## sd_encr_device
module sd_encr_device (
    input wire clk,                     
    input wire rst,                     
    input wire start,                   
    input wire rw_flag,                 
    output wire done,                   
    output wire sd_clk,
    output wire sd_cs_n,
    output wire sd_mosi,
    input  wire sd_miso,
    input wire key_rw,                  
    input wire key_sel,                 
    input wire [511:0] key_data_in,     
    output wire [511:0] key_data_out    
);
For scale: about 11000 cells after synthesis, ~3800 flip-flops, ~1000 I/O pins, roughly 140000 um2 of cells after synthesis.
Settings: LEC_CHECK=0, CAP_MARGIN=20, CORE_ASPECT_RATIO=0.71, CORE_MARGIN=2, CORE_UTILIZATION=72, CTS_CLUSTER_DIAMETER=41, CTS_CLUSTER_SIZE=14, PLACE_DENSITY_LB_ADDON=0.04, SETUP_SLACK_MARGIN=1.11, SLEW_MARGIN=20; clock period 3.91 ns.
run.sh (not shown) runs the stock make flow with config.mk's settings and CLKGATE_MAP_FILE=.
Change:
Settings changed: CORE_ASPECT_RATIO 0.71 to not set, CTS_CLUSTER_DIAMETER 41 to not set, PLACE_DENSITY_LB_ADDON 0.04 to 0.0, SETUP_SLACK_MARGIN 1.11 to 1.12.
Clock period 3.91 ns to 3.92 ns, I/O delays scaled along.
The changed run finished clean.
Total power increases by 4.5%.
Core utilization rises by 0.50 points.
Final area went up by 0.81%.
Change:
Settings changed: CORE_UTILIZATION 72 to 57, CTS_CLUSTER_SIZE 14 to not set, PLACE_DENSITY_LB_ADDON 0.0 to not set, SETUP_SLACK_MARGIN 1.12 to not set.
Clock period 3.92 ns to 4.41 ns, I/O delays scaled along.
What happened:
- final area is lower by 0.87%
- total power decreases by 11%
- wire length shrinks by 12%
- worst setup slack loses 260 ps
- combinational power came out lower by 18%
- register-to-register slack is worse by 260 ps
- sequential share of layout area increases by 0.48 points
- fmax went down by 18%
- critical path depth rose by 5
- area after synthesis stays the same
- final cell count grows by 3.9%
Change:
Settings changed: CORE_UTILIZATION 57 to 58, SETUP_SLACK_MARGIN set to -0.57, TNS_END_PERCENT set to 5.
Clock period 4.41 ns to 8.11 ns, I/O delays scaled along.
What happened:
- clock skew decreases by 16 ps
- synthesized area stays the same
- count of clock-buffer cells in the layout rises by 17
- global-route usage came out lower by 0.30 points
- design area went down by 0.76%
- sequential power fell by about 46%
- hold slack gets better by 28 ps
- utilization went up by 0.42 points
- non-clock buffer count drops by 92
- final cell count fell by about 1.3%
- synthesized cell count is unchanged
Change:
Settings changed: CORE_UTILIZATION 58 to 45, PLACE_DENSITY_LB_ADDON set to 0.2, SETUP_SLACK_MARGIN -0.57 to not set, TNS_END_PERCENT 5 to not set.
Clock period 8.11 ns to 9.56 ns, I/O delays scaled along.
Effect: Global-route usage came out lower by 6.2 points; hold slack hardly moves; routed wire length goes up by a few percent; sequential share of layout area decreases by 0.53 points; cell area rises slightly.
Change:
Settings changed: CORE_UTILIZATION 45 to 37.
Clock period 9.56 ns to 7.04 ns, I/O delays scaled along.
Result: Sequential cell count stays the same; count of clock-buffer cells in the layout shrinks by 2; worst setup slack got worse by 1400 ps; power grows by well over a third; design area grows slightly; via count hardly moves; worst hold slack got worse by 3.1 ps.


sd_encr_device again, from the RTL that the note above started with.
==> flow/config.mk <==
export PLATFORM = sky130hd
export DESIGN_NAME = sd_encr_device
export DESIGN_NICKNAME = sd_encr_device
export VERILOG_FILES = /design/flow/design.v
export SDC_FILE = /design/flow/constraint.sdc
export NUM_CORES = 4
export LEC_CHECK = 0
export CAP_MARGIN = 20
export CELL_PAD_IN_SITES_GLOBAL_PLACEMENT = 2
export CORE_MARGIN = 6
export CORE_UTILIZATION = 45
export CTS_CLUSTER_DIAMETER = 192
export GPL_ROUTABILITY_DRIVEN = 0
export PLACE_DENSITY_LB_ADDON = 0.21
export SLEW_MARGIN = 40
export TNS_END_PERCENT = 35
==> flow/constraint.sdc <==
create_clock -name core_clock -period 10.0 [get_ports {clk}]
set_input_delay 2.0000 -clock core_clock [delete_from_list [all_inputs] [get_ports {clk}]]
set_output_delay 2.0000 -clock core_clock [all_outputs]
set_load 0.01 [all_outputs]
Edit:
- CELL_PAD_IN_SITES_GLOBAL_PLACEMENT: 2 -> default
- CORE_MARGIN: 6 -> 2
- CTS_CLUSTER_DIAMETER: 192 -> default
- GPL_ROUTABILITY_DRIVEN: 0 -> default
- PLACE_DENSITY_LB_ADDON: 0.21 -> 0.2
- SLEW_MARGIN: 40 -> 20
- TNS_END_PERCENT: 35 -> default
Result:
- count of clock-buffer cells in the layout decreases by 25
- fmax decreases by about 18%
- final cell count hardly moves
- global-route usage stays flat
Edit:
- CORE_UTILIZATION: 45 -> 58
- PLACE_DENSITY_LB_ADDON: 0.2 -> default
- SETUP_SLACK_MARGIN: default -> -0.57
- clock period: 10.0 -> 5.77 ns (I/O delays scaled with it)
What happened:
- non-clock buffer count went up by 40
- final area went down slightly
- synthesized cell count does not change
- total power went up by well over a third
- die size went down by about a fifth
- worst hold slack is about the same
- first-iteration DRC count went up by roughly a tenth
- global-route usage went up by 6.7 points
- sequential share of layout area went up by 0.44 points
Edit:
- CORE_UTILIZATION: 58 -> 53
- HOLD_SLACK_MARGIN: default -> 0.29
- SETUP_SLACK_MARGIN: -0.57 -> 1.43
- TNS_END_PERCENT: default -> 5
- clock period: 5.77 -> 8.11 ns (I/O delays scaled with it)
Outcome:
- hold slack is about the same
- power fell by 29%
- sequential cell count does not change
- global-route usage fell by 2.3 points
- clock power fell by about 30%
Edit:
- CORE_UTILIZATION: 53 -> 72
- CTS_CLUSTER_SIZE: default -> 14
- HOLD_SLACK_MARGIN: 0.29 -> default
- PLACE_DENSITY_LB_ADDON: default -> 0.0
- SETUP_SLACK_MARGIN: 1.43 -> 1.11
- TNS_END_PERCENT: 5 -> default
- clock period: 8.11 -> 3.91 ns (I/O delays scaled with it)
Register-to-register slack got worse by 1300 ps.
Global-route usage rose by 15 points.
Setup slack got worse by 1300 ps.
Utilization rose by 24 points.
Final cell count fell by a few percent.
First-iteration DRC count rose by well over a third.
Power rose by well over a third.
Wire length rose by about a fifth.
Fmax rose by well over a third.
Via count rose by roughly a tenth.


Starting RTL as in the previous note.
## sd_encr_device
module sd_encr_device (
    input wire clk,                     
    input wire rst,                     
    input wire start,                   
    input wire rw_flag,                 
    output wire done,                   
    output wire sd_clk,
    output wire sd_cs_n,
    output wire sd_mosi,
    input  wire sd_miso,
    input wire key_rw,                  
    input wire key_sel,                 
    input wire [511:0] key_data_in,     
    output wire [511:0] key_data_out    
);
    wire sd_ready;
    wire sd_read_ready;
    wire sd_write_data_ready;
    wire [511:0] sd_data_in;
    wire [511:0] sd_data_out;
    reg xor_start;
    wire xor_done;
    wire [511:0] xor_sd_data_in;
    wire xor_sd_data_valid;
    wire xor_sd_ready;
    wire [511:0] xor_sd_data_out;
    wire reg_file_rw;
    wire reg_file_sel;
    wire [511:0] reg_file_data_out;
    reg sd_write_trigger;
    SD_Controller u_sd_controller (
        .clk              (clk),
        .rst_n            (~rst),
        .write_data       (sd_data_out),
        .write_data_ready (sd_write_data_ready),
        .read_data        (sd_data_in),
        .read_ready       (sd_read_ready),
        .ready            (sd_ready),
        .spi_clk          (sd_clk),
        .spi_cs_n         (sd_cs_n),
        .spi_mosi         (sd_mosi),
        .spi_miso         (sd_miso)
    );
    xorEncr #(
        .DATA_WIDTH(512),
        .KEY_WIDTH(512)
    ) u_xor_encr (
        .clk              (clk),
        .rst              (rst),
        .start            (xor_start),
        .rw_flag          (rw_flag),
        .done             (xor_done),
        .sd_data_in       (xor_sd_data_in),
        .sd_data_out      (xor_sd_data_out),
        .sd_data_valid    (xor_sd_data_valid),
        .sd_ready         (xor_sd_ready),
  ...
==> flow/config.mk <==
export PLATFORM = sky130hd
export DESIGN_NAME = sd_encr_device
export DESIGN_NICKNAME = sd_encr_device
export VERILOG_FILES = /design/flow/design.v
export SDC_FILE = /design/flow/constraint.sdc
export NUM_CORES = 4
export LEC_CHECK = 0
export CAP_MARGIN = 0
export CORE_ASPECT_RATIO = 0.71
export CORE_MARGIN = 2
export CORE_UTILIZATION = 72
export CTS_CLUSTER_DIAMETER = 381
export CTS_CLUSTER_SIZE = 14
export HOLD_SLACK_MARGIN = 0.29
export PLACE_DENSITY_LB_ADDON = 0.0
export SETUP_SLACK_MARGIN = 1.11
export SLEW_MARGIN = 20
==> flow/constraint.sdc <==
create_clock -name core_clock -period 3.91 [get_ports {clk}]
set_input_delay 0.7820 -clock core_clock [delete_from_list [all_inputs] [get_ports {clk}]]
set_output_delay 0.7820 -clock core_clock [all_outputs]
set_load 0.01 [all_outputs]
Then changed:
==> flow/config.mk (replaced) <==
export PLATFORM = sky130hd
export DESIGN_NAME = sd_encr_device
export DESIGN_NICKNAME = sd_encr_device
export VERILOG_FILES = /design/flow/design.v
export SDC_FILE = /design/flow/constraint.sdc
export NUM_CORES = 4
export LEC_CHECK = 0
export ABC_AREA = 0
export CAP_MARGIN = 20
export CELL_PAD_IN_SITES_GLOBAL_PLACEMENT = 0
export CORE_MARGIN = 2
export CORE_UTILIZATION = 72
export CTS_CLUSTER_DIAMETER = 40
export CTS_CLUSTER_SIZE = 57
export MIN_ROUTING_LAYER = met1
export PLACE_DENSITY_LB_ADDON = 0.0
export SETUP_SLACK_MARGIN = 1.12
export SLEW_MARGIN = 20
After rerunning: This time the run reached the layout checks and failed them: max-capacitance violations, max-slew violations; wire length is higher by 20%; flip-flop count stays the same; power is higher by 17%; setup slack gets worse by 0.29 ns; utilization is higher by 3.3 points.
Then changed:
==> flow/config.mk (replaced) <==
export PLATFORM = sky130hd
export DESIGN_NAME = sd_encr_device
export DESIGN_NICKNAME = sd_encr_device
export VERILOG_FILES = /design/flow/design.v
export SDC_FILE = /design/flow/constraint.sdc
export NUM_CORES = 4
export LEC_CHECK = 0
export CAP_MARGIN = 20
export CORE_ASPECT_RATIO = 0.71
export CORE_MARGIN = 2
export CORE_UTILIZATION = 72
export CTS_CLUSTER_DIAMETER = 381
export CTS_CLUSTER_SIZE = 14
export PLACE_DENSITY_LB_ADDON = 0.0
export SETUP_SLACK_MARGIN = 1.11
export SLEW_MARGIN = 20
Result: This time the run went through all stages and came out clean. Total power went down by about a fifth. Design area drops by a few percent. Via count is lower by a little under a tenth. Cell count falls by a few percent. Maximum frequency goes up by a little under a tenth. Wire length is lower by about a fifth. Synthesized cell count does not change. Sequential share of layout area came out higher by 2.2 points.
Then changed:
--- a/flow/config.mk
+++ b/flow/config.mk
@@ -8,9 +8,6 @@
 export CAP_MARGIN = 20
-export CORE_ASPECT_RATIO = 0.71
 export CORE_MARGIN = 2
-export CORE_UTILIZATION = 72
-export CTS_CLUSTER_DIAMETER = 381
+export CORE_UTILIZATION = 70
 export CTS_CLUSTER_SIZE = 14
-export PLACE_DENSITY_LB_ADDON = 0.0
-export SETUP_SLACK_MARGIN = 1.11
+export SETUP_SLACK_MARGIN = 0.89
 export SLEW_MARGIN = 20
After rerunning: Wire length drops by 0.67%. Worst setup slack got worse by 0.018 ns. Power climbs by 8.3%. Design area climbs by 1.4%. Maximum frequency drops by 0.55%. Critical path depth climbs by 4. Cell count climbs by 0.67%.
Then changed:
--- a/flow/config.mk
+++ b/flow/config.mk
@@ -8,6 +8,11 @@
 export CAP_MARGIN = 20
+export CORE_ASPECT_RATIO = 0.71
 export CORE_MARGIN = 2
-export CORE_UTILIZATION = 70
+export CORE_UTILIZATION = 72
+export CTS_CLUSTER_DIAMETER = 381
 export CTS_CLUSTER_SIZE = 14
-export SETUP_SLACK_MARGIN = 0.89
+export MAX_ROUTING_LAYER = met4
+export PLACE_DENSITY_LB_ADDON = 0.0
+export SETUP_SLACK_MARGIN = 1.11
 export SLEW_MARGIN = 20
+export TNS_END_PERCENT = 5
Outcome: The new run passed the timing, DRC and antenna checks. Setup slack loses 0.073 ns. Total power goes down by 7.5%. Die area goes down by 2.7%. Critical path depth fell by 6. Via count climbs by 1.1%.


Starting RTL as in the previous note.
## sd_encr_device
module sd_encr_device (
    input wire clk,                     
    input wire rst,                     
    input wire start,                   
    input wire rw_flag,                 
    output wire done,                   
    output wire sd_clk,
    output wire sd_cs_n,
    output wire sd_mosi,
    input  wire sd_miso,
    input wire key_rw,                  
    input wire key_sel,                 
    input wire [511:0] key_data_in,     
    output wire [511:0] key_data_out    
);
    wire sd_ready;
    wire sd_read_ready;
    wire sd_write_data_ready;
    wire [511:0] sd_data_in;
    wire [511:0] sd_data_out;
    reg xor_start;
    wire xor_done;
    wire [511:0] xor_sd_data_in;
    wire xor_sd_data_valid;
    wire xor_sd_ready;
    wire [511:0] xor_sd_data_out;
    wire reg_file_rw;
    wire reg_file_sel;
    wire [511:0] reg_file_data_out;
    reg sd_write_trigger;
    SD_Controller u_sd_controller (
        .clk              (clk),
        .rst_n            (~rst),
        .write_data       (sd_data_out),
        .write_data_ready (sd_write_data_ready),
        .read_data        (sd_data_in),
        .read_ready       (sd_read_ready),
        .ready            (sd_ready),
        .spi_clk          (sd_clk),
        .spi_cs_n         (sd_cs_n),
        .spi_mosi         (sd_mosi),
        .spi_miso         (sd_miso)
    );
  ...
clock: 4.28 ns
lec_check: 0
abc_area: 0
cap_margin: 20
cell_pad_in_sites_global_placement: 0
core_margin: 2
core_utilization: 69
cts_cluster_diameter: 40
cts_cluster_size: 31
min_routing_layer: met1
place_density_lb_addon: 0.0
setup_slack_margin: 0.97
slew_margin: 20
The first run completed without violations.
Change:
==> flow/config.mk (replaced) <==
export PLATFORM = sky130hd
export DESIGN_NAME = sd_encr_device
export DESIGN_NICKNAME = sd_encr_device
export VERILOG_FILES = /design/flow/design.v
export SDC_FILE = /design/flow/constraint.sdc
export NUM_CORES = 4
export LEC_CHECK = 0
export CAP_MARGIN = 20
export CORE_MARGIN = 2
export CORE_UTILIZATION = 57
export SLEW_MARGIN = 20
==> flow/constraint.sdc (replaced) <==
create_clock -name core_clock -period 4.54 [get_ports {clk}]
set_input_delay 0.9080 -clock core_clock [delete_from_list [all_inputs] [get_ports {clk}]]
set_output_delay 0.9080 -clock core_clock [all_outputs]
set_load 0.01 [all_outputs]
=> Hold slack improves by 0.020 ns. Core utilization decreases by 16 points. Power decreases by 11%. Sequential share of layout area increases by 1.1 points. Final cell count increases by 2.9%. Wire length decreases by 4.2%.
Change:
--- a/flow/config.mk
+++ b/flow/config.mk
@@ -7,5 +7,7 @@
 export LEC_CHECK = 0
 export CAP_MARGIN = 20
-export CORE_MARGIN = 2
-export CORE_UTILIZATION = 57
-export SLEW_MARGIN = 20
+export CORE_MARGIN = 6
+export CORE_UTILIZATION = 45
+export PLACE_DENSITY_LB_ADDON = 0.21
+export SLEW_MARGIN = 40
+export TNS_END_PERCENT = 35
==> flow/constraint.sdc (replaced) <==
create_clock -name core_clock -period 10.0 [get_ports {clk}]
set_input_delay 2.0000 -clock core_clock [delete_from_list [all_inputs] [get_ports {clk}]]
set_output_delay 2.0000 -clock core_clock [all_outputs]
set_load 0.01 [all_outputs]
Effect: The changed run completed without violations. Power drops by well over a third. Worst hold slack gains 0.070 ns. Area after synthesis stays the same. Maximum frequency goes down by a quarter to a third. Clock power is lower by well over a third. First-iteration DRC count went down by about a fifth.
Change:
--- a/flow/config.mk
+++ b/flow/config.mk
@@ -7,7 +7,6 @@
 export LEC_CHECK = 0
 export CAP_MARGIN = 20
-export CORE_MARGIN = 6
+export CORE_MARGIN = 2
 export CORE_UTILIZATION = 45
-export PLACE_DENSITY_LB_ADDON = 0.21
-export SLEW_MARGIN = 40
-export TNS_END_PERCENT = 35
+export PLACE_DENSITY_LB_ADDON = 0.2
+export SLEW_MARGIN = 20
==> flow/constraint.sdc (replaced) <==
create_clock -name core_clock -period 7.04 [get_ports {clk}]
set_input_delay 1.4080 -clock core_clock [delete_from_list [all_inputs] [get_ports {clk}]]
set_output_delay 1.4080 -clock core_clock [all_outputs]
set_load 0.01 [all_outputs]
Outcome:
- worst setup slack degrades by 2.3 ns
- clock power climbs by 44%
- cell area drops by about 0.36%
- global-route usage climbs by 1.3 points
- area after synthesis does not change
- routed wire length climbs by about 1.3%
Change:
--- a/flow/config.mk
+++ b/flow/config.mk
@@ -8,5 +8,5 @@
 export CAP_MARGIN = 20
 export CORE_MARGIN = 2
-export CORE_UTILIZATION = 45
-export PLACE_DENSITY_LB_ADDON = 0.2
+export CORE_UTILIZATION = 70
+export CTS_CLUSTER_SIZE = 43
 export SLEW_MARGIN = 20
==> flow/constraint.sdc (replaced) <==
create_clock -name core_clock -period 4.77 [get_ports {clk}]
set_input_delay 0.9540 -clock core_clock [delete_from_list [all_inputs] [get_ports {clk}]]
set_output_delay 0.9540 -clock core_clock [all_outputs]
set_load 0.01 [all_outputs]
Outcome:
- die area fell by a quarter to a third
- global-route usage came out higher by 13 points
- total power goes up by well over a third
Power and IR drop assume default switching activity.
